$ cat design/flow/design.v
module HA (input logic a, b, output logic s, c );
    assign s = a ^ b;
    assign c = a & b;
endmodule
module mBB (
    input  logic       en,
    input  logic [1:0] a, b, sel,
    output logic [3:0] p
);
    localparam UxU = 2'b00;
    localparam UxS = 2'b01;
    localparam SxU = 2'b10;
    localparam SxS = 2'b11;
    logic [1:0] ai, bi;
    logic [3:0] pi;
    assign ai = (!en)? 0 : (sel==UxS)? b : a;
    assign bi = (!en)? 0 : (sel==UxS)? a : b;
    logic [1:0] pp0, pp1;
    assign pp0 = { (ai[1] & bi[0]), (ai[0] & bi[0]) };
    assign pp1 = { (ai[1] & bi[1]), (ai[0] & bi[1]) };
    assign pi[0] = pp0[0];
    logic HA_p1_co;
    HA HA_p1(
        .a((sel==0)? pp0[1] : ~pp0[1]),
        .b((sel==0)? pp1[0] : ~pp1[0]),
        .c(HA_p1_co),
        .s(pi[1]));
    logic HA_p2_1_co, HA_p2_1_s;
    HA HA_p2_1(
        .a(1'b1),
        .b(pp1[1]),
        .c(HA_p2_1_co),
        .s(HA_p2_1_s));
    logic HA_p2_0_a, p3_0;
    assign HA_p2_0_a = (sel==0)? pp1[1] : HA_p2_1_s;
    HA HA_p2_0(
        .a(HA_p2_0_a),
        .b(HA_p1_co),
        .c(p3_0),
        .s(pi[2]));
    assign pi[3] = (sel==0)? p3_0: ~(HA_p2_1_co | p3_0);
    always @(*) begin
        if (en) begin
            case (sel)
                UxU, SxS: p <= pi;
                UxS, SxU: p <= (~bi[1])? pi : 
                        {(pi[3] ^ ai[1]) ^ (pi[2] & ai[0]),  
                         (pi[2] ^ ai[0]) ,  pi[1:0]};        
            endcase
        end else begin
            p <= 4'b0; 
        end
    end
endmodule
module mFU (
    input  logic        clk, nrst,
    input  logic [ 7:0] a, b,
    input  logic [ 1:0] mode,
    output logic [15:0] p
);
    localparam _8x8 = 2'b00;
    localparam _4x4 = 2'b01;
    localparam _2x2 = 2'b10;
    localparam NOOP = 2'b11;
    logic [15:0] en;
    always @(*) begin
        case (mode)
            _8x8: en = 16'b1111_1111_1111_1111;
            _4x4: en = 16'b1111_0000_0000_1111;
            _2x2: en = 16'b1001_0000_0000_1001; 
            default: en = 16'b0;
        endcase
    end
    logic [31:0] sel;
    always @(*) begin
        case (mode)
            _8x8: sel = 32'b11100100_10100000_01000100_00000000;
            _4x4: sel = 32'b11100100_00000000_00000000_11100100;
            _2x2: sel = 32'b11000011_00000000_00000000_11000011; 
            default: sel = 32'b0;
        endcase
    end
    logic [3:0] p0_ll, p0_hl, p0_lh, p0_hh;
    logic [3:0] p1_ll, p1_hl, p1_lh, p1_hh;
    logic [3:0] p2_ll, p2_hl, p2_lh, p2_hh;
    logic [3:0] p3_ll, p3_hl, p3_lh, p3_hh;
    mBB mbb_0_hh(.en(en[15]), .a(a[7:6]), .b(b[7:6]), .sel(sel[31:30]), .p(p0_hh));
    mBB mbb_0_hl(.en(en[14]), .a(a[7:6]), .b(b[5:4]), .sel(sel[29:28]), .p(p0_hl));
    mBB mbb_0_lh(.en(en[13]), .a(a[5:4]), .b(b[7:6]), .sel(sel[27:26]), .p(p0_lh));
    mBB mbb_0_ll(.en(en[12]), .a(a[5:4]), .b(b[5:4]), .sel(sel[25:24]), .p(p0_ll));
    mBB mbb_1_hh(.en(en[11]), .a(a[7:6]), .b(b[3:2]), .sel(sel[23:22]), .p(p1_hh));
    mBB mbb_1_hl(.en(en[10]), .a(a[7:6]), .b(b[1:0]), .sel(sel[21:20]), .p(p1_hl));
    mBB mbb_1_lh(.en(en[ 9]), .a(a[5:4]), .b(b[3:2]), .sel(sel[19:18]), .p(p1_lh));
    mBB mbb_1_ll(.en(en[ 8]), .a(a[5:4]), .b(b[1:0]), .sel(sel[17:16]), .p(p1_ll));
    mBB mbb_2_hh(.en(en[ 7]), .a(a[3:2]), .b(b[7:6]), .sel(sel[15:14]), .p(p2_hh));
    mBB mbb_2_hl(.en(en[ 6]), .a(a[3:2]), .b(b[5:4]), .sel(sel[13:12]), .p(p2_hl));
    mBB mbb_2_lh(.en(en[ 5]), .a(a[1:0]), .b(b[7:6]), .sel(sel[11:10]), .p(p2_lh));
    mBB mbb_2_ll(.en(en[ 4]), .a(a[1:0]), .b(b[5:4]), .sel(sel[ 9: 8]), .p(p2_ll));
    mBB mbb_3_hh(.en(en[ 3]), .a(a[3:2]), .b(b[3:2]), .sel(sel[ 7: 6]), .p(p3_hh));
    mBB mbb_3_hl(.en(en[ 2]), .a(a[3:2]), .b(b[1:0]), .sel(sel[ 5: 4]), .p(p3_hl));
    mBB mbb_3_lh(.en(en[ 1]), .a(a[1:0]), .b(b[3:2]), .sel(sel[ 3: 2]), .p(p3_lh));
    mBB mbb_3_ll(.en(en[ 0]), .a(a[1:0]), .b(b[1:0]), .sel(sel[ 1: 0]), .p(p3_ll));
    logic [7:0] p0, p1, p2, p3;
    logic p1_lh_ex, p2_hl_ex;
    logic p3_hl_ex, p3_lh_ex;
    assign p1_lh_ex = (mode==_8x8)? 0 : p1_lh[3];
    assign p2_hl_ex = (mode==_8x8)? 0 : p2_hl[3];
    assign p3_hl_ex = (mode==_8x8)? 0 : p3_hl[3];
    assign p3_lh_ex = (mode==_8x8)? 0 : p3_lh[3];
    assign p0 = {p0_hh,p0_ll} + { { {2{p0_hl[3]}} , p0_hl } + { {2{p0_lh[3]}} , p0_lh } , 2'b00};
    assign p1 = {p1_hh,p1_ll} + { { {2{p1_hl[3]}} , p1_hl } + { {2{p1_lh_ex}} , p1_lh } , 2'b00};
    assign p2 = {p2_hh,p2_ll} + { { {2{p2_hl_ex}} , p2_hl } + { {2{p2_lh[3]}} , p2_lh } , 2'b00};
    assign p3 = {p3_hh,p3_ll} + { { {2{p3_hl_ex}} , p3_hl } + { {2{p3_lh_ex}} , p3_lh } , 2'b00};
    always @(*) begin
        if (!nrst) begin
            p = 16'h0;
        end else begin
            case (mode)
                _8x8:    p = { p0, p3 } +  { { {4{p1[7]}} , p1 } + { {4{p2[7]}} , p2 } , 4'b0000 };
                _4x4:    p = {{8{p0[7]}},p0} + {{8{p3[7]}},p3};
                _2x2:    p = {{12{p0_hh[3]}},p0_hh} + {{12{p0_ll[3]}},p0_ll} + {{12{p3_hh[3]}},p3_hh} + {{12{p3_ll[3]}},p3_ll};
                default: p = 16'h0;
            endcase
        end
    end
endmodule
module pe #(
    parameter int DATA_WIDTH = 8
) (
    input logic i_clk, i_nrst, 
    input logic [1:0] i_mode,
    input logic [DATA_WIDTH-1:0] i_ifmap, i_weight,
    input logic [DATA_WIDTH*2-1:0] i_psum,
    input logic i_reg_clear,  
    input logic i_pe_en,   
    input logic i_psum_out_en,
    output logic [DATA_WIDTH-1:0] o_ifmap, o_weight,
    output logic [DATA_WIDTH*2-1:0] o_ofmap
);
    logic [DATA_WIDTH-1:0] reg_ifmap, reg_weight;
    logic [DATA_WIDTH*2-1:0] reg_psum, o_multiplier, reg_psum_out;
    always_ff @(posedge i_clk or negedge i_nrst) begin
        if (~i_nrst) begin
            reg_ifmap <= 0;
            reg_weight <= 0;
        end else begin
            if (i_reg_clear) begin
                reg_ifmap <= 0;
                reg_weight <= 0;
            end else if (i_pe_en) begin
                reg_ifmap <= i_ifmap;
                reg_weight <= i_weight;
            end
        end
    end
    mFU mfu (
        .clk(i_clk),
        .nrst(i_nrst),
        .a(i_ifmap),
        .b(i_weight),
        .mode(i_mode),
        .p(o_multiplier)
    );
    logic write_en;
    assign write_en = i_pe_en & (reg_ifmap != 0 & reg_weight != 0);
    always_ff @(posedge i_clk or negedge i_nrst) begin
        if(~i_nrst) begin
            reg_psum <= 0;
            reg_psum_out <= 0;
        end else begin
            if(i_psum_out_en) begin
                reg_psum_out <= reg_psum;
            end else if (i_reg_clear) begin
                reg_psum <= 0;
                reg_psum_out <= 0;
            end else if(i_pe_en) begin
                reg_psum <= reg_psum + o_multiplier;
            end 
        end
    end
    always_comb begin
        o_ifmap = reg_ifmap;
        o_weight = reg_weight;
        o_ofmap = reg_psum_out;
    end
endmodule
module systolic_array #(
    parameter DATA_WIDTH = 8,
    parameter WIDTH = 2,
    parameter HEIGHT = 2
) (
    input logic i_clk, i_nrst, i_reg_clear, i_pe_en, i_psum_out_en,
    input logic [1:0] i_mode,
    input logic [0:HEIGHT-1][DATA_WIDTH-1:0] i_ifmap, 
    input logic [0:WIDTH-1][DATA_WIDTH-1:0] i_weight,
    output logic [0:HEIGHT-1][DATA_WIDTH*2-1:0] o_ofmap
);
    logic [0:HEIGHT-1][0:WIDTH][DATA_WIDTH-1:0] mat_A;
    logic [0:HEIGHT][0:WIDTH-1][DATA_WIDTH-1:0] mat_B;
    logic [0:HEIGHT-1][0:WIDTH][DATA_WIDTH*2-1:0] mat_C;
    genvar jj;
    generate
        for (jj=0; jj < HEIGHT; jj++) begin : y_ios
            assign mat_A[jj][0] = i_ifmap[jj]; 
            assign o_ofmap[jj] = mat_C[jj][0];
        end
    endgenerate
    genvar ii;
    generate
        for (ii=0; ii < WIDTH; ii++) begin : x_ios
            assign mat_B[0][ii] = i_weight[ii];
        end
    endgenerate
    genvar i, j;
    generate
        for (j=0; j < HEIGHT; j++) begin : y_axis
            for (i=0; i < WIDTH; i++) begin : x_axis
                pe #(
                    .DATA_WIDTH(DATA_WIDTH)
                ) pe_inst (
                    .i_clk(i_clk),
                    .i_nrst(i_nrst),
                    .i_mode(i_mode),
                    .i_ifmap(mat_A[j][i]),
                    .i_weight(mat_B[j][i]),
                    .i_reg_clear(i_reg_clear),
                    .i_pe_en(i_pe_en),
                    .i_psum_out_en(i_psum_out_en),
                    .o_ifmap(mat_A[j][i+1]),
                    .o_weight(mat_B[j+1][i]),
                    .o_ofmap(mat_C[j][i])
                );
            end
        end
    endgenerate
endmodule
module systolic_top (
    input  logic         i_clk,
    input  logic         i_nrst,
    input  logic         i_reg_clear,
    input  logic         i_pe_en,
    input  logic         i_psum_out_en,
    input  logic [1:0]   i_mode,
    input  logic [63:0]  i_ifmap,    
    input  logic [7:0]   i_weight,
    output logic [127:0] o_ofmap     
);
    systolic_array #(
        .DATA_WIDTH(8),
        .WIDTH(1),
        .HEIGHT(8)
    ) systolic_array_inst (
        .i_clk(i_clk),
        .i_nrst(i_nrst),
        .i_mode(i_mode),
        .i_reg_clear(i_reg_clear),
        .i_pe_en(i_pe_en),
        .i_psum_out_en(i_psum_out_en),
        .i_ifmap(i_ifmap),
        .i_weight(i_weight),
        .o_ofmap(o_ofmap)
    );
endmodule
$ cat design/flow/run.sh
#!/bin/bash
# the make line also repeats each setting of config.mk as NAME=value (left out here)
make -C /OpenROAD-flow-scripts/flow DESIGN_CONFIG=/design/flow/config.mk WORK_HOME=/design/flow/orfs CLKGATE_MAP_FILE= finish
$ cat design/flow/config.mk
export PLATFORM = sky130hd
export DESIGN_NAME = systolic_top
export DESIGN_NICKNAME = systolic_top
export VERILOG_FILES = /design/flow/design.v
export SDC_FILE = /design/flow/constraint.sdc
export NUM_CORES = 4
export LEC_CHECK = 0
export ABC_AREA = 1
export CAP_MARGIN = 20
export CORE_ASPECT_RATIO = 0.5
export CORE_MARGIN = 2
export CORE_UTILIZATION = 64
export CTS_CLUSTER_DIAMETER = 362
export CTS_CLUSTER_SIZE = 98
export PLACE_DENSITY = 0.38
export SLEW_MARGIN = 20
export TNS_END_PERCENT = 15
$ cat design/flow/constraint.sdc
create_clock -name core_clock -period 6.29 [get_ports {i_clk}]
set_input_delay 1.2580 -clock core_clock [delete_from_list [all_inputs] [get_ports {i_clk}]]
set_output_delay 1.2580 -clock core_clock [all_outputs]
set_load 0.01 [all_outputs]
==> results of run 1 <==
through the flow:
stage                     area (sq um)  power [uW]  TNS [ns]  utilization (%)  hold slack (ns)
after floorplan                  60900        8630    -78.80                -            0.471
after detailed placement         78700       14100   -236.04             86.3            0.459
after CTS                        81600       15600    -82.62             89.5            0.452
after global placement           78700       13600   -211.05             86.3            0.463
routing by layer:
| metal | GRT usage [%] | overflow |
|---|---|---|
| met5 | 43.4 | 0 |
| met3 | 65.4 | 6 |
| met4 | 69.6 | 51 |
| met1 | 78.2 | 6 |
| met2 | 92.1 | 76 |
what timing repair did:
action / 4_1_cts
pin swaps: 241
setup endpoints to repair: 111
gates cloned: 6
setup buffers: 90
gates resized: 424
==> impl_metrics.tcl, run 1 <==
# flow metrics
set metrics [dict create \
    synth.yosys.seq_area_share_pct 13.2 \
    ys_area_sq_um 59300 \
    simple_gate_area_share_pct 23.0 \
    htreeDepth 1 \
    ys_ff 312 \
    outcome "did not finish" \
    grtUsageTotal_pct 77.2 \
    syn_avg_cell_area_sq_um 6.63 \
    cts.sinks 312 \
    ys_types 57 \
    die_width_um 434 \
    portBuffers 206 \
    syn_area_sq_um 59300 \
    xor_share_pct 7.52 \
    fp_util_pct 65.0 \
    top_cells_by_count "nand2_1, inv_1, ha_1, o21ai_0, a21oi_1" \
    synthMuxAreaShare_pct 0.0380 \
    clk_path_buf_depth 3 \
    dp_cells 12100 \
    syn_inst 8938 \
    core_area_sq_um 91300 \
    synthAdderAreaFrac_pct 28.0 \
    synthTopCellsByArea "ha_1, dfrtp_1, nand2_1, inv_1, o21ai_0" \
    async_flop_share_pct 100 \
    synthTopLogicFamily "adder cells" \
    error_line "[ERROR GRT-0232] Routing congestion too high. Check the congestion heatmap in the GUI." \
    fp.dieH_um 219 \
    edf_count 0 \
    synth_warnings 3 \
    aoi_share_pct 17.0 \
    numCtsBuffers 7 \
    fp_nets 10200 \
    dpl_worst_slack_ns -2.78 \
    cts_root_buf "clkbuf_16" \
    ios 207 \
    haltStage "5_1_grt" \
    dp_hpwl_um 194000 \
    grt_overflow 139 \
    synth_top_area_share_pct 22.1 \
    gp_congestion 1.07 \
    dieArea_sq_um 95200 \
    top_cell "nand2_1" \
    ff_type "dfrtp_1" \
    cts_hold_buf 0 \
    rows 78 \
    synth_stat.cells 8938 \
    top_area_cell "ha_1" \
]
==> inputs of run 2 (changes only) <==
- ABC_AREA: 1 -> default
- CORE_ASPECT_RATIO: 0.5 -> default
- CORE_UTILIZATION: 64 -> 72
- CTS_CLUSTER_DIAMETER: 362 -> default
- CTS_CLUSTER_SIZE: 98 -> 99
- PLACE_DENSITY: 0.38 -> 0.36
- TNS_END_PERCENT: 15 -> default
- clock period: 6.29 -> 7.4 ns (I/O delays scaled with it)
==> impl_metrics.tcl, run 2 <==
# flow metrics
set metrics [dict create \
    ys_ff 312 \
    synthMuxAreaShare_pct 2.68 \
    synth_stat.cells 7017 \
    synthTopCellsByArea "ha_1, dfrtp_1, xnor2_1, fa_1, a21oi_1" \
    outcome "did not finish" \
    aoi_share_pct 20.8 \
    ys_area_sq_um 56100 \
    simple_gate_area_share_pct 16.2 \
    rows 102 \
    syn_inst 7017 \
    numCtsBuffers 37 \
    cts.sinks 312 \
    htreeDepth 2 \
    top_cells_by_count "ha_1, a21oi_1, nand2_1, inv_1, xnor2_1" \
    ys_types 73 \
    synthAdderAreaFrac_pct 29.6 \
    gp_congestion 0.998 \
    fp_util_pct 72.6 \
    syn_avg_cell_area_sq_um 8.00 \
    dieArea_sq_um 80200 \
    synth_top_area_share_pct 23.3 \
    top_cell "ha_1" \
    edf_count 0 \
    haltStage "5_1_grt" \
    portBuffers 206 \
    async_flop_share_pct 100 \
    syn_area_sq_um 56100 \
    synthTopLogicFamily "adder cells" \
    synth_warnings 3 \
    grtUsageTotal_pct 90.1 \
    ff_type "dfrtp_1" \
    cts_hold_buf 0 \
    xor_share_pct 10.2 \
    core_area_sq_um 77300 \
    error_line "[ERROR GRT-0116] Global routing finished with congestion. Check the congestion regions in the DRC Viewer." \
    fp.dieH_um 283 \
    die_width_um 283 \
    clk_path_buf_depth 3 \
    dp_hpwl_um 166000 \
    dpl_worst_slack_ns -1.83 \
    top_area_cell "ha_1" \
    cts_root_buf "clkbuf_16" \
    fp_nets 8318 \
    synth.yosys.seq_area_share_pct 13.9 \
    ios 207 \
    grt_overflow 2791 \
]
[run 2: routing by layer]
layer | GRT overflow | global-route usage [%]
met1 | 31 | 84.7
met2 | 1919 | 109
met3 | 57 | 74.2
met4 | 782 | 100
met5 | 2 | 37.3
[run 2: through the flow]
step           cells  TNS, ns  area, sq um  utilization (%)
2_1_floorplan   7017    -2.96        57800                -
3_3_place_gp    9374   -84.19        70900             91.6
3_5_place_dp    9374  -112.49        70900             91.6
4_1_cts         9505   -26.25        74200             95.9
[run 2: timing repair]
item | in CTS
endpoints found under the hold margin | 0
endpoints found under the setup margin | 87
setup buffers | 61
cloned | 8
pin swaps | 188
gates resized | 290
==> inputs of run 3 (changes only) <==
- CAP_MARGIN: 20 -> 25
- CELL_PAD_IN_SITES_DETAIL_PLACEMENT: default -> 2
- CELL_PAD_IN_SITES_GLOBAL_PLACEMENT: default -> 3
- CORE_ASPECT_RATIO: default -> 0.78
- CORE_MARGIN: 2 -> 6
- CORE_UTILIZATION: 72 -> 48
- CTS_CLUSTER_SIZE: 99 -> default
- GPL_ROUTABILITY_DRIVEN: default -> 1
- GPL_TIMING_DRIVEN: default -> 0
- MAX_ROUTING_LAYER: default -> met4
- MIN_ROUTING_LAYER: default -> met2
- PLACE_DENSITY: 0.36 -> default
- SLEW_MARGIN: 20 -> 25
- TNS_END_PERCENT: default -> 95
- clock period: 7.4 -> 11.6 ns (I/O delays scaled with it)
==> impl_metrics.tcl, run 3 <==
# flow metrics
set metrics [dict create \
    synth_warnings 3 \
    haltStage "3_1_place_gp_skip_io" \
    syn_avg_cell_area_sq_um 8.00 \
    ys_types 73 \
    fp.dieH_um 314 \
    core_area_sq_um 116000 \
    rows 110 \
    fp_util_pct 48.5 \
    error_line "[ERROR GPL-0301] Utilization 102.431 % exceeds 100%." \
    xor_share_pct 10.2 \
    synthAdderAreaFrac_pct 29.6 \
    simple_gate_area_share_pct 16.2 \
    dieArea_sq_um 125000 \
    aoi_share_pct 20.8 \
    top_cell "ha_1" \
    edf_count 0 \
    synth.yosys.seq_area_share_pct 13.9 \
    synth_top_area_share_pct 23.3 \
    synth_stat.cells 7017 \
    top_area_cell "ha_1" \
    fp_nets 8318 \
    synthTopLogicFamily "adder cells" \
    ys_ff 312 \
    synthMuxAreaShare_pct 2.68 \
    ff_type "dfrtp_1" \
    async_flop_share_pct 100 \
    syn_inst 7017 \
    synthTopCellsByArea "ha_1, dfrtp_1, xnor2_1, fa_1, a21oi_1" \
    top_cells_by_count "ha_1, a21oi_1, nand2_1, inv_1, xnor2_1" \
    syn_area_sq_um 56100 \
    ys_area_sq_um 56100 \
    outcome "did not finish" \
    die_width_um 399 \
]
==> inputs of run 4 (changes only) <==
- ABC_AREA: default -> 0
- CAP_MARGIN: 25 -> 35
- CELL_PAD_IN_SITES_DETAIL_PLACEMENT: 2 -> 0
- CELL_PAD_IN_SITES_GLOBAL_PLACEMENT: 3 -> default
- CORE_ASPECT_RATIO: 0.78 -> default
- CORE_MARGIN: 6 -> 2
- CORE_UTILIZATION: 48 -> 21
- CTS_CLUSTER_DIAMETER: default -> 77
- CTS_CLUSTER_SIZE: default -> 48
- GPL_TIMING_DRIVEN: 0 -> default
- MAX_ROUTING_LAYER: met4 -> met5
- MIN_ROUTING_LAYER: met2 -> met1
- PLACE_DENSITY_LB_ADDON: default -> 0.21
- SLEW_MARGIN: 25 -> 20
- TNS_END_PERCENT: 95 -> 65
- clock period: 11.6 -> 10.0 ns (I/O delays scaled with it)
==> impl_metrics.tcl, run 4 <==
# collected from the flow reports
set metrics [dict create \
    syn_avg_cell_area_sq_um 8.00 \
    antenna_left 0 \
    grt_max_degree 122 \
    portBuffers 206 \
    cts_tree "yes" \
    cpMostUsedCell "ha_1" \
    min_delay_path_depth 1 \
    dp_hpwl_um 163000 \
    powerSeq_uw 1530 \
    p_sw_uw 3680 \
    wire_per_inst_um 18.4 \
    crit_required_ns 10.57 \
    power.density_nw_per_um2 120 \
    fin_skew_ns 0.0410 \
    hold_path_class "reg -> reg" \
    ff_type "dfrtp_1" \
    ys_area_sq_um 56100 \
    dieArea_sq_um 271000 \
    grt_pass1_wl_um 309000 \
    synth_top_area_share_pct 23.3 \
    syn_area_sq_um 56100 \
    xor_share_pct 10.2 \
    rows 189 \
    top_cells_by_count "ha_1, a21oi_1, nand2_1, inv_1, xnor2_1" \
    p_leak_uw 0.0346 \
    p_clk_uw 1460 \
    fp_nets 8318 \
    clk_path_buf_depth 3 \
    critPathLaunchType "primary input" \
    syn_inst 7017 \
    drt_iter0_drc 2566 \
    synthAdderAreaFrac_pct 29.6 \
    die_width_um 521 \
    cts_root_buf "clkbuf_16" \
    maxCapViolCount 0 \
    top_area_cell "ha_1" \
    r2r_cells 32 \
    path_clk_slew_ns 0.11 \
    ys_ff 312 \
    critPathMaxFanout 28 \
    htreeDepth 1 \
    synthMuxAreaShare_pct 2.68 \
    edf_count 0 \
    maxPowerGroup "combinational logic" \
    endpoint_kind "register" \
    fp_util_pct 21.1 \
    comb-power_uw 5010 \
    finalMaxSlewViolations 0 \
    antenna_found_initial 30 \
    outcome "timing/DRC/antenna clean" \
    ir_drop_mv 0.158 \
    synthTopLogicFamily "adder cells" \
    period_minus_slack_ns 9.35 \
    setup_viol 0 \
    grt_overflow 0 \
    gp_congestion 0.862 \
    ys_types 73 \
    rsz0062_at_grt "no" \
    viasPerCell 4.65 \
    fin_crit_sh_pct 93.5 \
    clk_latency_ns 0.69 \
    area_growth_pct 18.7 \
    synth_stat.cells 7017 \
    aoi_share_pct 20.8 \
    fin_nets 8659 \
    fmax_ghz 0.107 \
    tightest_slew_ns 0.862 \
    via_count 50800 \
    async_flop_share_pct 100 \
    dr.pass1.iters 7 \
    simple_gate_area_share_pct 16.2 \
    grt_pass1_vias 52100 \
    whs_ns 0.500 \
    hold_violations 0 \
    reg2reg_slack_ns 2.64 \
    internal_power_uw 4320 \
    arrival_ns 9.92 \
    critPathBufInv 6 \
    synth_warnings 3 \
    crit_cells 39 \
    slowest_stage "clkdlybuf4s50_1" \
    worstSetupStartpoint "i_mode[1]" \
    synth.yosys.seq_area_share_pct 13.9 \
    core_area_sq_um 266000 \
    synthTopCellsByArea "ha_1, dfrtp_1, xnor2_1, fa_1, a21oi_1" \
    detail_route.wirelength_um 201000 \
    route.detailed.drc 0 \
    utilization_pct 25.1 \
    warnings 34 \
    p_clk_share_pct 18.3 \
    top_cell "ha_1" \
    cts.sinks 312 \
    critical_path.max_stage_delay_ns 0.60 \
    critPathKind "in -> reg" \
    p_seq_share_pct 19.1 \
    ios 207 \
    fp.dieH_um 521 \
    numCtsBuffers 30 \
    slew-limit-headroom_pct 42.5 \
    cpLargestDelayFamily "adder cells" \
    grtUsageTotal_pct 14.5 \
    p_sw_share_pct 46.0 \
    comb_power_share_pct 62.6 \
]
## run 4: cell type report
cell class                 count  area [sq um]
clock buffer                  32           779
tap                         3533          4420
clock inverter                24           546
sequential                   312          7810
fill                       28800        199000
timing repair buffer         688          6040
antenna                        4          10.0
inverter                     600          2260
multi-input combinational   5726         44800
## run 4: through the flow
stage / power [uW] / cell area [sq um] / std cells / worst slack, ns / TNS, ns
finish: 8000 / 66600 / 10900 / 0.646 / 0
global route: 8760 / 66600 / 10900 / 0.00167 / 0
CTS: 8150 / 66500 / 10900 / 0.472 / 0
detailed placement: 6600 / 65200 / 10900 / -0.228 / -1.61
global placement: 6560 / 65200 / 10900 / -0.433 / -1.02
floorplan: 4820 / 56100 / 7017 / 0.717 / 0
## run 4: per-layer routing
layer	global-route usage [%]	up-vias	wire length [um]	share of wire, %
li1	-	25200	-	-
met4	2.97	16	4860	2.4
met2	27.5	726	103000	51
met1	17.8	24600	87600	44
met3	1.09	225	5170	2.6
met5	0	-	97	0.048
## run 4: timing repair
item | CTS | global route
hold buffers | 0 | 0
buffers inserted | 0 | 0
resized | 0 | 6
endpoints found under the setup margin | 0 | 6
==> inputs of run 5 (changes only) <==
- ABC_AREA: 0 -> 1
- CAP_MARGIN: 35 -> 10
- CELL_PAD_IN_SITES_DETAIL_PLACEMENT: 0 -> 2
- CELL_PAD_IN_SITES_GLOBAL_PLACEMENT: default -> 2
- CORE_ASPECT_RATIO: default -> 1.37
- CORE_UTILIZATION: 21 -> 69
- CTS_CLUSTER_DIAMETER: 77 -> 300
- CTS_CLUSTER_SIZE: 48 -> default
- GPL_TIMING_DRIVEN: default -> 1
- PLACE_DENSITY: default -> 0.68
- PLACE_DENSITY_LB_ADDON: 0.21 -> default
- SETUP_SLACK_MARGIN: default -> 1.5
- TNS_END_PERCENT: 65 -> default
- clock period: 10.0 -> 5.95 ns (I/O delays scaled with it)
==> impl_metrics.tcl, run 5 <==
# flow metrics
set metrics [dict create \
    outcome "did not finish" \
    haltStage "3_1_place_gp_skip_io" \
    error_line "[ERROR GPL-0301] Utilization 142.529 % exceeds 100%." \
    synthAdderAreaFrac_pct 28.0 \
    dieArea_sq_um 88300 \
    synth_stat.cells 8938 \
    edf_count 0 \
    ys_types 57 \
    syn_avg_cell_area_sq_um 6.63 \
    async_flop_share_pct 100 \
    simple_gate_area_share_pct 23.0 \
    syn_inst 8938 \
    ys_ff 312 \
    syn_area_sq_um 59300 \
    synth_top_area_share_pct 22.1 \
    synth.yosys.seq_area_share_pct 13.2 \
    ys_area_sq_um 59300 \
    synth_warnings 3 \
    synthTopCellsByArea "ha_1, dfrtp_1, nand2_1, inv_1, o21ai_0" \
    synthTopLogicFamily "adder cells" \
    ff_type "dfrtp_1" \
    fp.dieH_um 347 \
    top_area_cell "ha_1" \
    die_width_um 254 \
    xor_share_pct 7.52 \
    top_cell "nand2_1" \
    aoi_share_pct 17.0 \
    top_cells_by_count "nand2_1, inv_1, ha_1, o21ai_0, a21oi_1" \
    fp_util_pct 69.8 \
    rows 125 \
    core_area_sq_um 84900 \
    fp_nets 10200 \
    synthMuxAreaShare_pct 0.0380 \
]
==> inputs of run 6 (changes only) <==
- CAP_MARGIN: 10 -> 20
- CELL_PAD_IN_SITES_DETAIL_PLACEMENT: 2 -> default
- CELL_PAD_IN_SITES_GLOBAL_PLACEMENT: 2 -> default
- CORE_ASPECT_RATIO: 1.37 -> 0.5
- CORE_UTILIZATION: 69 -> 72
- CTS_CLUSTER_DIAMETER: 300 -> 371
- CTS_CLUSTER_SIZE: default -> 99
- GPL_ROUTABILITY_DRIVEN: 1 -> default
- GPL_TIMING_DRIVEN: 1 -> default
- MAX_ROUTING_LAYER: met5 -> default
- MIN_ROUTING_LAYER: met1 -> default
- PLACE_DENSITY: 0.68 -> 0.38
- SETUP_SLACK_MARGIN: 1.5 -> default
- clock period: 5.95 -> 4.98 ns (I/O delays scaled with it)
==> impl_metrics.tcl, run 6 <==
# flow metrics
set metrics [dict create \
    synthAdderAreaFrac_pct 28.0 \
    async_flop_share_pct 100 \
    fp_util_pct 72.7 \
    ff_type "dfrtp_1" \
    gp_congestion 1.13 \
    syn_area_sq_um 59300 \
    rows 74 \
    ys_ff 312 \
    portBuffers 206 \
    synth_warnings 3 \
    dieArea_sq_um 84800 \
    fp.dieH_um 207 \
    top_cells_by_count "nand2_1, inv_1, ha_1, o21ai_0, a21oi_1" \
    ys_types 57 \
    haltStage "3_5_place_dp" \
    xor_share_pct 7.52 \
    synth_stat.cells 8938 \
    synth.yosys.seq_area_share_pct 13.2 \
    synth_top_area_share_pct 22.1 \
    top_cell "nand2_1" \
    synthTopCellsByArea "ha_1, dfrtp_1, nand2_1, inv_1, o21ai_0" \
    synthTopLogicFamily "adder cells" \
    core_area_sq_um 81600 \
    ys_area_sq_um 59300 \
    edf_count 0 \
    top_area_cell "ha_1" \
    ios 207 \
    outcome "did not finish" \
    simple_gate_area_share_pct 23.0 \
    syn_inst 8938 \
    fp_nets 10200 \
    aoi_share_pct 17.0 \
    die_width_um 410 \
    error_line "[ERROR DPL-0033] detailed placement checks failed during check placement." \
    syn_avg_cell_area_sq_um 6.63 \
    synthMuxAreaShare_pct 0.0380 \
]
## run 6: stage by stage
stage | area, sq um | worst slack (ns) | setup TNS (ns) | total power [uW]
2_1_floorplan | 62800 | -2.44 | -152.88 | 11600
3_3_place_gp | 80500 | -3.52 | -328.09 | 17600
==> inputs of run 7 (changes only) <==
- ABC_AREA: 1 -> default
- CAP_MARGIN: 20 -> 0
- CELL_PAD_IN_SITES_GLOBAL_PLACEMENT: default -> 3
- CORE_ASPECT_RATIO: 0.5 -> 0.65
- CORE_MARGIN: 2 -> 5
- CORE_UTILIZATION: 72 -> 48
- CTS_CLUSTER_DIAMETER: 371 -> default
- CTS_CLUSTER_SIZE: 99 -> default
- GPL_ROUTABILITY_DRIVEN: default -> 0
- MAX_ROUTING_LAYER: default -> met4
- MIN_ROUTING_LAYER: default -> met2
- PLACE_DENSITY: 0.38 -> default
- SLEW_MARGIN: 20 -> 25
- TNS_END_PERCENT: default -> 95
- clock period: 4.98 -> 11.6 ns (I/O delays scaled with it)
==> impl_metrics.tcl, run 7 <==
# flow metrics
set metrics [dict create \
    outcome "did not finish" \
    haltStage "3_1_place_gp_skip_io" \
    error_line "[ERROR GPL-0301] Utilization 101.772 % exceeds 100%." \
    syn_area_sq_um 56100 \
    syn_inst 7017 \
    fp_util_pct 48.2 \
    ys_area_sq_um 56100 \
    top_cells_by_count "ha_1, a21oi_1, nand2_1, inv_1, xnor2_1" \
    synth.yosys.seq_area_share_pct 13.9 \
    synthTopLogicFamily "adder cells" \
    synth_warnings 3 \
    synth_stat.cells 7017 \
    fp.dieH_um 286 \
    simple_gate_area_share_pct 16.2 \
    synthTopCellsByArea "ha_1, dfrtp_1, xnor2_1, fa_1, a21oi_1" \
    synthMuxAreaShare_pct 2.68 \
    async_flop_share_pct 100 \
    core_area_sq_um 116000 \
    synthAdderAreaFrac_pct 29.6 \
    top_cell "ha_1" \
    xor_share_pct 10.2 \
    ys_types 73 \
    rows 101 \
    aoi_share_pct 20.8 \
    top_area_cell "ha_1" \
    synth_top_area_share_pct 23.3 \
    dieArea_sq_um 124000 \
    die_width_um 434 \
    ff_type "dfrtp_1" \
    edf_count 0 \
    ys_ff 312 \
    fp_nets 8318 \
    syn_avg_cell_area_sq_um 8.00 \
]
==> inputs of run 8 (changes only) <==
- CAP_MARGIN: 0 -> 20
- CELL_PAD_IN_SITES_GLOBAL_PLACEMENT: 3 -> default
- CORE_ASPECT_RATIO: 0.65 -> default
- CORE_MARGIN: 5 -> 2
- CORE_UTILIZATION: 48 -> 72
- CTS_CLUSTER_SIZE: default -> 37
- GPL_ROUTABILITY_DRIVEN: 0 -> default
- MAX_ROUTING_LAYER: met4 -> default
- MIN_ROUTING_LAYER: met2 -> default
- PLACE_DENSITY: default -> 0.8
- SLEW_MARGIN: 25 -> 20
- TNS_END_PERCENT: 95 -> 5
- clock period: 11.6 -> 7.84 ns (I/O delays scaled with it)
==> impl_metrics.tcl, run 8 <==
# flow metrics
set metrics [dict create \
    top_area_cell "ha_1" \
    htreeDepth 2 \
    synth.yosys.seq_area_share_pct 13.9 \
    dp_hpwl_um 163000 \
    simple_gate_area_share_pct 16.2 \
    ys_area_sq_um 56100 \
    grtUsageTotal_pct 89.2 \
    ys_ff 312 \
    syn_avg_cell_area_sq_um 8.00 \
    haltStage "5_1_grt" \
    synthTopLogicFamily "adder cells" \
    ys_types 73 \
    synthAdderAreaFrac_pct 29.6 \
    gp_congestion 1.02 \
    die_width_um 283 \
    cts_hold_buf 0 \
    synthTopCellsByArea "ha_1, dfrtp_1, xnor2_1, fa_1, a21oi_1" \
    xor_share_pct 10.2 \
    error_line "[ERROR GRT-0116] Global routing finished with congestion. Check the congestion regions in the DRC Viewer." \
    top_cell "ha_1" \
    ios 207 \
    synth_warnings 3 \
    fp_util_pct 72.6 \
    outcome "did not finish" \
    cts_root_buf "clkbuf_16" \
    aoi_share_pct 20.8 \
    dpl_worst_slack_ns -1.41 \
    clk_path_buf_depth 3 \
    grt_overflow 1592 \
    rows 102 \
    portBuffers 206 \
    core_area_sq_um 77300 \
    top_cells_by_count "ha_1, a21oi_1, nand2_1, inv_1, xnor2_1" \
    syn_area_sq_um 56100 \
    ff_type "dfrtp_1" \
    synth_stat.cells 7017 \
    dp_cells 9415 \
    fp_nets 8318 \
    cts.sinks 312 \
    numCtsBuffers 38 \
    synthMuxAreaShare_pct 2.68 \
    fp.dieH_um 283 \
    syn_inst 7017 \
    async_flop_share_pct 100 \
    dieArea_sq_um 80200 \
    edf_count 0 \
    synth_top_area_share_pct 23.3 \
]
## run 8: per-layer routing
layer | GRT overflow | global-route usage (%)
met3 | 38 | 77.1
met2 | 982 | 103
met5 | 8 | 52.9
met4 | 542 | 95.1
met1 | 22 | 85.8
## run 8: per-stage QoR
| stage | TNS (ns) | cell area, sq um | util, % | total power [uW] |
|---|---|---|---|---|
| after detailed placement | -69.47 | 70500 | 91.2 | 9790 |
| after floorplan | -0.234 | 57000 | - | 6260 |
| after CTS | -2.89 | 73600 | 95.1 | 12300 |
| after global placement | -48.66 | 70500 | 91.2 | 9310 |
## run 8: repair_timing
item / in CTS
gates resized: 273
endpoints found under the setup margin: 72
gates cloned: 6
buffers inserted: 43
pin swaps: 170
==> inputs of run 9 (changes only) <==
- CTS_CLUSTER_DIAMETER: default -> 372
- CTS_CLUSTER_SIZE: 37 -> 100
- PLACE_DENSITY: 0.8 -> default
- TNS_END_PERCENT: 5 -> default
- clock period: 7.84 -> 7.83 ns (I/O delays scaled with it)
==> impl_metrics.tcl, run 9 <==
# flow metrics
set metrics [dict create \
    syn_inst 7017 \
    ys_ff 312 \
    xor_share_pct 10.2 \
    dp_hpwl_um 163000 \
    clk_path_buf_depth 3 \
    numCtsBuffers 7 \
    synthMuxAreaShare_pct 2.68 \
    syn_area_sq_um 56100 \
    fp_util_pct 72.6 \
    synth_top_area_share_pct 23.3 \
    ys_types 73 \
    die_width_um 283 \
    htreeDepth 1 \
    haltStage "5_1_grt" \
    gp_congestion 1.01 \
    top_area_cell "ha_1" \
    ios 207 \
    syn_avg_cell_area_sq_um 8.00 \
    edf_count 0 \
    dieArea_sq_um 80200 \
    synth.yosys.seq_area_share_pct 13.9 \
    synthTopCellsByArea "ha_1, dfrtp_1, xnor2_1, fa_1, a21oi_1" \
    core_area_sq_um 77300 \
    grt_overflow 518 \
    async_flop_share_pct 100 \
    synthAdderAreaFrac_pct 29.6 \
    error_line "[ERROR GRT-0116] Global routing finished with congestion. Check the congestion regions in the DRC Viewer." \
    synthTopLogicFamily "adder cells" \
    synth_stat.cells 7017 \
    top_cells_by_count "ha_1, a21oi_1, nand2_1, inv_1, xnor2_1" \
    cts_hold_buf 0 \
    ys_area_sq_um 56100 \
    rows 102 \
    synth_warnings 3 \
    ff_type "dfrtp_1" \
    cts.sinks 312 \
    grtUsageTotal_pct 78.9 \
    aoi_share_pct 20.8 \
    fp_nets 8318 \
    fp.dieH_um 283 \
    cts_root_buf "clkbuf_16" \
    top_cell "ha_1" \
    portBuffers 206 \
    placed_area_sq_um 70600 \
    outcome "did not finish" \
    simple_gate_area_share_pct 16.2 \
    dpl_worst_slack_ns -1.83 \
]
-- run 9: timing repair --
item / in CTS
cloned: 3
gates resized: 332
setup buffers: 89
endpoints found under the setup margin: 63
pin swaps: 261
-- run 9: layer usage --
layer | GRT overflow | track usage (%)
met5 | 1 | 34.3
met4 | 233 | 85.2
met3 | 11 | 60.7
met2 | 270 | 97.1
met1 | 3 | 76.6
-- run 9: per-stage QoR --
| stage | power (uW) | instances |
|---|---|---|
| 2_1_floorplan | 6290 | 7017 |
| 3_3_place_gp | 9400 | 9421 |
| 3_5_place_dp | 9910 | 9421 |
| 4_1_cts | 11100 | 9514 |
==> inputs of run 10 (changes only) <==
- CORE_UTILIZATION: 72 -> 67
- CTS_CLUSTER_DIAMETER: 372 -> 346
- CTS_CLUSTER_SIZE: 100 -> 34
- HOLD_SLACK_MARGIN: default -> 0.29
- PLACE_DENSITY_LB_ADDON: default -> 0.0
- SETUP_SLACK_MARGIN: default -> 1.01
- SLEW_MARGIN: 20 -> 35
- TNS_END_PERCENT: default -> 5
- clock period: 7.83 -> 5.58 ns (I/O delays scaled with it)
==> impl_metrics.tcl, run 10 <==
# flow metrics
set metrics [dict create \
    outcome "did not finish" \
    haltStage "5_1_grt" \
    error_line "[ERROR GRT-0232] Routing congestion too high. Check the congestion heatmap in the GUI." \
    fp_util_pct 67.4 \
    fp_nets 8318 \
    synthTopLogicFamily "adder cells" \
    top_cells_by_count "ha_1, a21oi_1, nand2_1, inv_1, xnor2_1" \
    grtUsageTotal_pct 59.6 \
    placed_area_sq_um 71700 \
    gp_congestion 0.980 \
    dieArea_sq_um 86100 \
    rows 106 \
    cts_root_buf "clkbuf_16" \
    ys_area_sq_um 56100 \
    fp.dieH_um 293 \
    syn_inst 7017 \
    simple_gate_area_share_pct 16.2 \
    portBuffers 206 \
    syn_area_sq_um 56100 \
    htreeDepth 1 \
    synth.yosys.seq_area_share_pct 13.9 \
    xor_share_pct 10.2 \
    ys_types 73 \
    synth_warnings 3 \
    ios 207 \
    core_area_sq_um 83300 \
    edf_count 0 \
    cts.sinks 312 \
    dp_hpwl_um 156000 \
    dp_cells 9575 \
    syn_avg_cell_area_sq_um 8.00 \
    top_area_cell "ha_1" \
    synthTopCellsByArea "ha_1, dfrtp_1, xnor2_1, fa_1, a21oi_1" \
    synthMuxAreaShare_pct 2.68 \
    grt_overflow 12 \
    top_cell "ha_1" \
    clk_path_buf_depth 3 \
    numCtsBuffers 13 \
    die_width_um 293 \
    synthAdderAreaFrac_pct 29.6 \
    synth_stat.cells 7017 \
    ys_ff 312 \
    synth_top_area_share_pct 23.3 \
    aoi_share_pct 20.8 \
    async_flop_share_pct 100 \
    ff_type "dfrtp_1" \
]
run 10: layer usage:
layer,GRT overflow,global-route usage (%)
met5,0,6.35
met4,7,61.0
met3,0,31.4
met2,5,87.2
met1,0,58.5
run 10: per-stage QoR:
stage	setup WS [ns]	setup TNS, ns	hold WS, ns
2_1_floorplan	-1.82	-112.87	0.476
3_3_place_gp	-3.00	-244.36	0.480
3_5_place_dp	-3.25	-264.14	0.481
4_1_cts	-2.07	-130.11	0.337
run 10: repair_timing:
action / in CTS
gates cloned: 1
gates resized: 277
setup endpoints to repair: 120
setup buffers: 36
pin swaps: 179
hold buffers: 0
==> inputs of run 11 (changes only) <==
- CAP_MARGIN: 20 -> 5
- CTS_CLUSTER_DIAMETER: 346 -> default
- CTS_CLUSTER_SIZE: 34 -> 37
- HOLD_SLACK_MARGIN: 0.29 -> default
- PLACE_DENSITY_LB_ADDON: 0.0 -> default
- SETUP_SLACK_MARGIN: 1.01 -> default
- SLEW_MARGIN: 35 -> 20
- clock period: 5.58 -> 7.58 ns (I/O delays scaled with it)
==> impl_metrics.tcl, run 11 <==
# collected from the flow reports
set metrics [dict create \
    outcome "complete, but fails checks" \
    so.violations "setup timing" \
    via_count 61900 \
    period_minus_slack_ns 8.73 \
    grt_max_degree 158 \
    synthAdderAreaFrac_pct 29.6 \
    min_delay_path_depth 1 \
    fp_util_pct 67.4 \
    top_layer "met5" \
    warnings 39 \
    area_growth_pct 32.3 \
    cts.sinks 312 \
    arrival_ns 9.15 \
    p_clk_uw 2070 \
    syn_inst 7017 \
    core_area_sq_um 83300 \
    p_sw_uw 5630 \
    utilization_pct 89.2 \
    fin_tns_setup_ns -23.54 \
    p_clk_share_pct 15.8 \
    top_area_cell "ha_1" \
    synth_warnings 3 \
    internal_power_uw 7430 \
    critPathMaxFanout 29 \
    portBuffers 206 \
    die_width_um 293 \
    critical_path.max_stage_delay_ns 0.86 \
    setup_viol 50 \
    setup_slack_ns -1.15 \
    rows 106 \
    endpoint_kind "register" \
    dr.pass1.iters 10 \
    async_flop_share_pct 100 \
    critPathLaunchType "primary input" \
    ff_type "dfrtp_1" \
    p_seq_share_pct 15.5 \
    antenna_left 0 \
    top_cell "ha_1" \
    crit_cells 30 \
    fin_crit_sh_pct 115 \
    grt_pass1_wl_um 318000 \
    cts_hold_buf 0 \
    detail_route.wirelength_um 214000 \
    fp.dieH_um 293 \
    maxCapViolCount 0 \
    slowest_stage "a222oi_1" \
    dp_hpwl_um 152000 \
    ys_ff 312 \
    tightest_slew_ns 1.17 \
    crit_required_ns 8.00 \
    r2r_cells 26 \
    placed_area_sq_um 70600 \
    grtUsageTotal_pct 46.2 \
    path_clk_slew_ns 0.06 \
    slew-limit-headroom_pct 22.2 \
    cpLargestDelayFamily "adder cells" \
    critPathBufInv 6 \
    clk_path_buf_depth 3 \
    worstSetupStartpoint "i_mode[0]" \
    cts_tree "yes" \
    fmax_ghz 0.115 \
    synth_top_area_share_pct 23.3 \
    cts_root_buf "clkbuf_16" \
    grt_pass1_vias 63300 \
    maxPowerGroup "combinational logic" \
    synthMuxAreaShare_pct 2.68 \
    top_cells_by_count "ha_1, a21oi_1, nand2_1, inv_1, xnor2_1" \
    power.density_nw_per_um2 176 \
    syn_area_sq_um 56100 \
    drt_iter0_drc 6033 \
    dieArea_sq_um 86100 \
    xor_share_pct 10.2 \
    synthTopCellsByArea "ha_1, dfrtp_1, xnor2_1, fa_1, a21oi_1" \
    gp_congestion 0.978 \
    cpMostUsedCell "ha_1" \
    hold_path_class "reg -> reg" \
    ios 207 \
    p_leak_uw 0.0406 \
    aoi_share_pct 20.8 \
    syn_avg_cell_area_sq_um 8.00 \
    route.detailed.drc 0 \
    whs_ns 0.499 \
    comb-power_uw 8960 \
    viasPerCell 6.47 \
    hold_violations 0 \
    edf_count 0 \
    ys_types 73 \
    fin_skew_ns 0.0421 \
    wl_met1_um 69100 \
    route.met2.wl_um 99500 \
    rsz0062_at_grt "yes" \
    reg2reg_slack_ns -0.16 \
    wire_per_inst_um 22.4 \
    comb_power_share_pct 68.6 \
    wl_met3_um 18400 \
    ys_area_sq_um 56100 \
    finalMaxSlewViolations 0 \
    p_sw_share_pct 43.1 \
    htreeDepth 2 \
    critPathKind "in -> reg" \
    simple_gate_area_share_pct 16.2 \
    fp_nets 8318 \
    clk_latency_ns 0.62 \
    numCtsBuffers 36 \
    synth_stat.cells 7017 \
    powerSeq_uw 2030 \
    antenna_found_initial 4 \
    fin_nets 9766 \
    synthTopLogicFamily "adder cells" \
    synth.yosys.seq_area_share_pct 13.9 \
    grt_overflow 0 \
    fin_area_sq_um 74300 \
    ir_drop_mv 0.255 \
]
## run 11: per-layer routing
metal | up-vias | GRT usage, %
met2 | 3706 | 79.9
li1 | 27400 | -
met1 | 29100 | 45.7
met3 | 1669 | 8.89
met5 | - | 0
met4 | 2 | 45.8
## run 11: final cells by class
type,count,area [sq um]
diodes,2,5.00
clock buffers,42,953
clock inverters,21,367
fillers,4104,9030
inverters,600,2300
multi-input cells,5726,47000
flip-flops and latches,312,7810
well taps,1080,1350
repair buffers,1789,14400
## run 11: metrics by stage
step                      power, uW  instances  setup slack [ns]
after floorplan                6490       7017            -0.224
after global placement         9710       9457             -1.38
after detailed placement      10000       9457             -1.73
after CTS                     12300       9532            -0.790
after global routing          13700       9571             -1.24
final                         13100       9572             -1.15
## run 11: what timing repair did
item / in CTS / in global routing
endpoints found under the setup margin: 76 / 89
resized: 144 / 259
cloned: 1 / 3
buffers inserted: 11 / 39
pin swaps: 60 / 177
==> inputs of run 12 (changes only) <==
- CAP_MARGIN: 5 -> 20
- CORE_UTILIZATION: 67 -> 64
- CTS_CLUSTER_DIAMETER: default -> 34
- CTS_CLUSTER_SIZE: 37 -> default
- SETUP_SLACK_MARGIN: default -> 2.64
- clock period: 7.58 -> 9.24 ns (I/O delays scaled with it)
==> impl_metrics.tcl, run 12 <==
# collected from the flow reports
set metrics [dict create \
    r2r_cells 34 \
    cpLargestDelayFamily "AND-OR/OR-AND gates" \
    syn_avg_cell_area_sq_um 8.00 \
    fp_util_pct 64.6 \
    tightest_slew_ns 1.07 \
    layout.cells.non_filler 9075 \
    clk_path_buf_depth 3 \
    p_clk_uw 2090 \
    setup_slack_ns 0.817 \
    top_area_cell "ha_1" \
    hold_violations 0 \
    detail_route.wirelength_um 184000 \
    fin_skew_ns 0.0189 \
    wire_per_inst_um 20.3 \
    via_count 55800 \
    dpl_worst_slack_ns -0.195 \
    outcome "timing/DRC/antenna clean" \
    ys_types 73 \
    syn_area_sq_um 56100 \
    rsz0062_at_grt "yes" \
    dieArea_sq_um 90100 \
    worstSetupStartpoint "i_mode[1]" \
    grt_pass1_wl_um 294000 \
    warnings 36 \
    xor_share_pct 10.2 \
    n_fill_cell 5946 \
    p_sw_share_pct 42.3 \
    grtUsageTotal_pct 40.5 \
    fmax_ghz 0.119 \
    dp_hpwl_um 142000 \
    gp_congestion 0.980 \
    antenna_left 0 \
    route.detailed.drc 0 \
    critPathMaxFanout 4 \
    fin_nets 9172 \
    synthTopCellsByArea "ha_1, dfrtp_1, xnor2_1, fa_1, a21oi_1" \
    ir_drop_mv 0.179 \
    cts_tree "yes" \
    p_sw_uw 4300 \
    ys_ff 312 \
    finalMaxSlewViolations 0 \
    comb_power_share_pct 63.1 \
    fp_nets 8318 \
    core_area_sq_um 86900 \
    fin_crit_sh_pct 91.2 \
    synthAdderAreaFrac_pct 29.6 \
    setup_viol 0 \
    top_cells_by_count "ha_1, a21oi_1, nand2_1, inv_1, xnor2_1" \
    grt_overflow 0 \
    numCtsBuffers 56 \
    min_delay_path_depth 1 \
    p_seq_share_pct 16.3 \
    ys_area_sq_um 56100 \
    maxCapViolCount 0 \
    reg2reg_slack_ns 2.07 \
    edf_count 0 \
    critPathKind "in -> reg" \
    cts_root_buf "clkbuf_16" \
    critPathBufInv 9 \
    ff_type "dfrtp_1" \
    synth.yosys.seq_area_share_pct 13.9 \
    internal_power_uw 5860 \
    portBuffers 206 \
    area_growth_pct 25.2 \
    endpoint_kind "register" \
    top_cell "ha_1" \
    p_clk_share_pct 20.6 \
    dp_cells 8887 \
    power.density_nw_per_um2 144 \
    synth_warnings 3 \
    powerSeq_uw 1660 \
    clk_latency_ns 0.64 \
    async_flop_share_pct 100 \
    synth_stat.cells 7017 \
    synthMuxAreaShare_pct 2.68 \
    simple_gate_area_share_pct 16.2 \
    comb-power_uw 6400 \
    path_clk_slew_ns 0.06 \
    crit_cells 41 \
    synth_top_area_share_pct 23.3 \
    maxPowerGroup "combinational logic" \
    drt_iter0_drc 3870 \
    dr.pass1.iters 6 \
    die_width_um 300 \
    cts.sinks 312 \
    synthTopLogicFamily "adder cells" \
    arrival_ns 8.94 \
    rows 108 \
    ios 207 \
    grt_max_degree 99 \
    period_minus_slack_ns 8.42 \
    hold_path_class "reg -> reg" \
    antenna_found_initial 2 \
    aoi_share_pct 20.8 \
    syn_inst 7017 \
    p_leak_uw 0.0378 \
    slowest_stage "or3_4" \
    fp.dieH_um 300 \
    viasPerCell 6.15 \
    critPathLaunchType "primary input" \
    grt_pass1_vias 57800 \
    crit_required_ns 9.76 \
    htreeDepth 2 \
    critical_path.max_stage_delay_ns 0.35 \
    slew-limit-headroom_pct 28.3 \
]
==> run 12: stage by stage <==
| stage | TNS (ns) | hold slack (ns) | cell area, sq um | total power [uW] | util [%] |
|---|---|---|---|---|---|
| floorplan | 0 | 0.476 | 57200 | 5330 | - |
| global placement | -0.0498 | 0.480 | 65800 | 7460 | 75.8 |
| detailed placement | -0.836 | 0.480 | 65800 | 7630 | 75.8 |
| CTS | 0 | 0.497 | 69700 | 9970 | 80.2 |
| global route | 0 | 0.514 | 70300 | 10800 | 80.9 |
| finish | 0 | 0.496 | 70300 | 10200 | 80.9 |
==> run 12: final cells by class <==
type	instances	area (sq um)	area share, %
repair buffers	1175	9840	14.0
well taps	1155	1450	2.06
clock buffers	59	1430	2.04
flip-flops and latches	312	7810	11.1
clock inverters	47	490	0.698
multi-input cells	5726	47000	66.8
diodes	1	2.50	0.00356
inverters	600	2290	3.27
==> run 12: timing repair <==
action | CTS | global route
pin swaps | 227 | 72
setup endpoints to repair | 106 | 104
cloned | 4 | 0
hold buffers | 0 | 0
resized | 258 | 94
setup buffers | 63 | 14
==> run 12: routing by layer <==
layer / share of wire, % / global-route usage, % / wire length (um)
met1: 35 / 41.6 / 64800
met2: 49 / 72.5 / 90700
met3: 5.1 / 5.01 / 9460
met4: 10 / 35.9 / 19000
met5: 0 / 0 / 0
==> inputs of run 13 (changes only) <==
- CORE_UTILIZATION: 64 -> 40
- CTS_CLUSTER_DIAMETER: 34 -> default
- SETUP_SLACK_MARGIN: 2.64 -> default
- TNS_END_PERCENT: 5 -> default
- clock period: 9.24 -> 10.6 ns (I/O delays scaled with it)
==> impl_metrics.tcl, run 13 <==
# collected from the flow reports
set metrics [dict create \
    outcome "timing/DRC/antenna clean" \
    route.detailed.drc 0 \
    gp_congestion 0.929 \
    cpMostUsedCell "ha_1" \
    edf_count 0 \
    arrival_ns 10.29 \
    cts_root_buf "clkbuf_16" \
    ir_drop_mv 0.0883 \
    grt_pass1_vias 50100 \
    synthMuxAreaShare_pct 2.68 \
    hold_path_class "reg -> reg" \
    critPathLaunchType "primary input" \
    path_clk_slew_ns 0.06 \
    slowest_stage "clkdlybuf4s50_1" \
    critPathMaxFanout 42 \
    utilization_pct 44.3 \
    grt_overflow 0 \
    syn_avg_cell_area_sq_um 8.00 \
    synthTopLogicFamily "adder cells" \
    synth_warnings 3 \
    p_sw_share_pct 44.6 \
    die_width_um 379 \
    crit_cells 37 \
    portBuffers 206 \
    cpLargestDelayFamily "adder cells" \
    clk_latency_ns 0.61 \
    min_delay_path_depth 1 \
    internal_power_uw 4010 \
    fin_crit_sh_pct 92.7 \
    synth.yosys.seq_area_share_pct 13.9 \
    numCtsBuffers 39 \
    p_clk_share_pct 19.8 \
    cts.sinks 312 \
    antenna_found_initial 12 \
    slew-limit-headroom_pct 28.3 \
    tightest_slew_ns 1.07 \
    power.density_nw_per_um2 117 \
    whs_ns 0.492 \
    worstSetupStartpoint "i_mode[0]" \
    fin_nets 8334 \
    cts_hold_buf 0 \
    top_cells_by_count "ha_1, a21oi_1, nand2_1, inv_1, xnor2_1" \
    period_minus_slack_ns 9.83 \
    reg2reg_slack_ns 3.06 \
    p_clk_uw 1430 \
    grt_pass1_wl_um 275000 \
    critPathKind "in -> reg" \
    detail_route.wirelength_um 175000 \
    core_area_sq_um 139000 \
    comb_power_share_pct 60.3 \
    syn_area_sq_um 56100 \
    via_count 49700 \
    viasPerCell 5.55 \
    fin_tns_setup_ns 0 \
    wire_per_inst_um 19.5 \
    cts_tree "yes" \
    critPathBufInv 6 \
    fp_nets 8318 \
    area_growth_pct 10.1 \
    setup_viol 0 \
    warnings 34 \
    p_seq_share_pct 19.9 \
    grt_max_degree 133 \
    clk_path_buf_depth 3 \
    critical_path.max_stage_delay_ns 0.55 \
    synthTopCellsByArea "ha_1, dfrtp_1, xnor2_1, fa_1, a21oi_1" \
    syn_inst 7017 \
    maxPowerGroup "combinational logic" \
    synthAdderAreaFrac_pct 29.6 \
    r2r_cells 33 \
    rsz0062_at_grt "no" \
    aoi_share_pct 20.8 \
    crit_required_ns 11.06 \
    finalMaxSlewViolations 0 \
    hold_violations 0 \
    ios 207 \
    antenna_left 0 \
    simple_gate_area_share_pct 16.2 \
    fp.dieH_um 379 \
    xor_share_pct 10.2 \
    p_leak_uw 0.0329 \
    ff_type "dfrtp_1" \
    fp_util_pct 40.3 \
    top_cell "ha_1" \
    htreeDepth 2 \
    fmax_ghz 0.102 \
    comb-power_uw 4370 \
    post_cts_resized 0 \
    endpoint_kind "register" \
    dp_hpwl_um 139000 \
    ys_area_sq_um 56100 \
    n_fill_cell 13900 \
    dieArea_sq_um 143000 \
    async_flop_share_pct 100 \
    powerSeq_uw 1440 \
    dr.pass1.iters 8 \
    ys_types 73 \
    p_sw_uw 3230 \
    rows 137 \
    maxCapViolCount 0 \
    drt_iter0_drc 2772 \
    synth_top_area_share_pct 23.3 \
    synth_stat.cells 7017 \
    cts_setup_buffers 0 \
    fin_skew_ns 0.0395 \
    grtUsageTotal_pct 24.2 \
    ys_ff 312 \
    top_area_cell "ha_1" \
]
## run 13: layout make-up
| cell class | count | area (sq um) | area share [%] |
|---|---|---|---|
| well taps | 1876 | 2350 | 3.80 |
| multi-input cells | 5726 | 44700 | 72.4 |
| diodes | 10 | 25.0 | 0.0405 |
| repair buffers | 354 | 3290 | 5.33 |
| inverters | 600 | 2260 | 3.65 |
| clock inverters | 14 | 181 | 0.294 |
| clock buffers | 54 | 1140 | 1.85 |
| flip-flops and latches | 312 | 7810 | 12.6 |
## run 13: per-stage QoR
stage | cell area (sq um) | cells | total power, uW | worst slack (ns)
3_5_place_dp | 60500 | 8868 | 5810 | 0.213
3_3_place_gp | 60500 | 8868 | 5750 | 0.368
2_1_floorplan | 56100 | 7017 | 4550 | 1.20
5_1_grt | 61800 | 8942 | 7840 | 0.0621
4_1_cts | 61800 | 8936 | 7300 | 0.801
6_report | 61800 | 8946 | 7240 | 0.769
## run 13: per-layer routing
layer,vias up,GRT usage [%],wire (um)
met3,291,2.09,5340
met4,6,10.8,8410
li1,24600,-,-
met2,879,45.6,89700
met5,-,0,31
met1,23900,27.6,71300
==> inputs of run 14 (changes only) <==
- CAP_MARGIN: 20 -> 0
- CELL_PAD_IN_SITES_GLOBAL_PLACEMENT: default -> 0
- CORE_ASPECT_RATIO: default -> 0.65
- CORE_MARGIN: 2 -> 5
- CORE_UTILIZATION: 40 -> 39
- GPL_ROUTABILITY_DRIVEN: default -> 0
- SLEW_MARGIN: 20 -> 25
- TNS_END_PERCENT: default -> 95
- clock period: 10.6 -> 10.0 ns (I/O delays scaled with it)
==> impl_metrics.tcl, run 14 <==
# collected from the flow reports
set metrics [dict create \
    outcome "timing/DRC/antenna clean" \
    wire_per_inst_um 19.2 \
    power.density_nw_per_um2 123 \
    simple_gate_area_share_pct 16.2 \
    syn_inst 7017 \
    cpLargestDelayFamily "adder cells" \
    comb_power_share_pct 61.0 \
    slew-limit-headroom_pct 33.3 \
    cts_hold_buf 0 \
    ff_type "dfrtp_1" \
    via_count 50500 \
    arrival_ns 9.90 \
    fin_tns_setup_ns 0 \
    synthAdderAreaFrac_pct 29.6 \
    numCtsBuffers 35 \
    top_layer "met5" \
    viasPerCell 5.56 \
    synth_warnings 3 \
    fp_nets 8318 \
    wl_met1_um 78500 \
    worstSetupStartpoint "i_mode[0]" \
    fin_nets 8399 \
    ios 207 \
    clk_latency_ns 0.60 \
    area_growth_pct 11.4 \
    critPathKind "in -> reg" \
    edf_count 0 \
    clk_path_buf_depth 3 \
    ys_types 73 \
    min_delay_path_depth 1 \
    slowest_stage "clkdlybuf4s50_1" \
    r2r_cells 35 \
    cts.sinks 312 \
    top_cells_by_count "ha_1, a21oi_1, nand2_1, inv_1, xnor2_1" \
    syn_avg_cell_area_sq_um 8.00 \
    mi_logic_area_sq_um 44800 \
    p_leak_uw 0.0333 \
    ys_ff 312 \
    synthTopLogicFamily "adder cells" \
    rsz0062_at_grt "no" \
    async_flop_share_pct 100 \
    hold_path_class "reg -> reg" \
    grt_pass1_vias 50000 \
    critPathLaunchType "primary input" \
    critPathBufInv 7 \
    grt_overflow 0 \
    setup_viol 0 \
    placed_area_sq_um 61200 \
    core_area_sq_um 143000 \
    crit_cells 39 \
    powerSeq_uw 1520 \
    drt_iter0_drc 3706 \
    whs_ns 0.492 \
    synth_stat.cells 7017 \
    dp_hpwl_um 139000 \
    grtUsageTotal_pct 22.6 \
    synth_top_area_share_pct 23.3 \
    antenna_left 0 \
    fp.dieH_um 316 \
    wl_met3_um 7830 \
    period_minus_slack_ns 9.39 \
    dr.pass1.iters 8 \
    fmax_ghz 0.106 \
    rows 112 \
    p_seq_share_pct 19.7 \
    synthMuxAreaShare_pct 2.68 \
    seq_area_sq_um 7810 \
    antenna_found_initial 11 \
    grt_pass1_wl_um 278000 \
    p_sw_share_pct 44.3 \
    fin_crit_sh_pct 93.9 \
    synthTopCellsByArea "ha_1, dfrtp_1, xnor2_1, fa_1, a21oi_1" \
    xor_share_pct 10.2 \
    reg2reg_slack_ns 2.41 \
    critPathMaxFanout 18 \
    hold_violations 0 \
    maxCapViolCount 0 \
    route.met2.wl_um 83100 \
    syn_area_sq_um 56100 \
    ys_area_sq_um 56100 \
    cpMostUsedCell "ha_1" \
    cts_root_buf "clkbuf_16" \
    critical_path.max_stage_delay_ns 0.55 \
    fin_area_sq_um 62500 \
    n_fill_cell 14300 \
    portBuffers 206 \
    p_clk_uw 1490 \
    top_area_cell "ha_1" \
    crit_required_ns 10.51 \
    cts_tree "yes" \
    route.detailed.drc 0 \
    endpoint_kind "register" \
    path_clk_slew_ns 0.08 \
    warnings 35 \
    synth.yosys.seq_area_share_pct 13.9 \
    finalMaxSlewViolations 0 \
    fin_skew_ns 0.0268 \
    die_width_um 481 \
    internal_power_uw 4290 \
    grt_max_degree 172 \
    top_cell "ha_1" \
    detail_route.wirelength_um 174000 \
    aoi_share_pct 20.8 \
    tightest_slew_ns 1.00 \
    p_clk_share_pct 19.3 \
    fp_util_pct 39.2 \
    htreeDepth 2 \
    ir_drop_mv 0.120 \
    maxPowerGroup "combinational logic" \
    dieArea_sq_um 152000 \
    comb-power_uw 4700 \
    p_sw_uw 3410 \
]
## run 14: cell type report
type                    count  area share [%]
diodes                      6          0.0240
clock buffers              41            1.50
clock inverters            23           0.538
inverters                 600            3.61
multi-input cells        5726            71.6
flip-flops and latches    312            12.5
well taps                1938            3.88
repair buffers            423            6.37
## run 14: per-stage QoR
step | worst slack [ns] | std cells | total power, uW | utilization, %
5_1_grt | 0.0222 | 9067 | 8360 | 43.7
4_1_cts | 0.541 | 9060 | 7740 | 43.6
2_1_floorplan | 0.717 | 7017 | 4820 | -
3_3_place_gp | 0.0546 | 8996 | 6100 | 42.7
3_5_place_dp | -0.0601 | 8996 | 6190 | 42.7
6_report | 0.607 | 9069 | 7700 | 43.7
## run 14: timing repair
| item | 4_1_cts | 5_1_grt |
|---|---|---|
| hold endpoints to repair | 0 | 0 |
| setup endpoints to repair | 0 | 7 |
| setup buffers | 0 | 3 |
| resized | 0 | 3 |
## run 14: metal layers
metal  up-vias  GRT usage, %
li1      24700             -
met1     24400          29.8
met2      1116          39.5
met3       219          2.22
met4         8          6.01
met5         -             0
Power figures rest on the tool's default switching activity, not on a simulated workload.
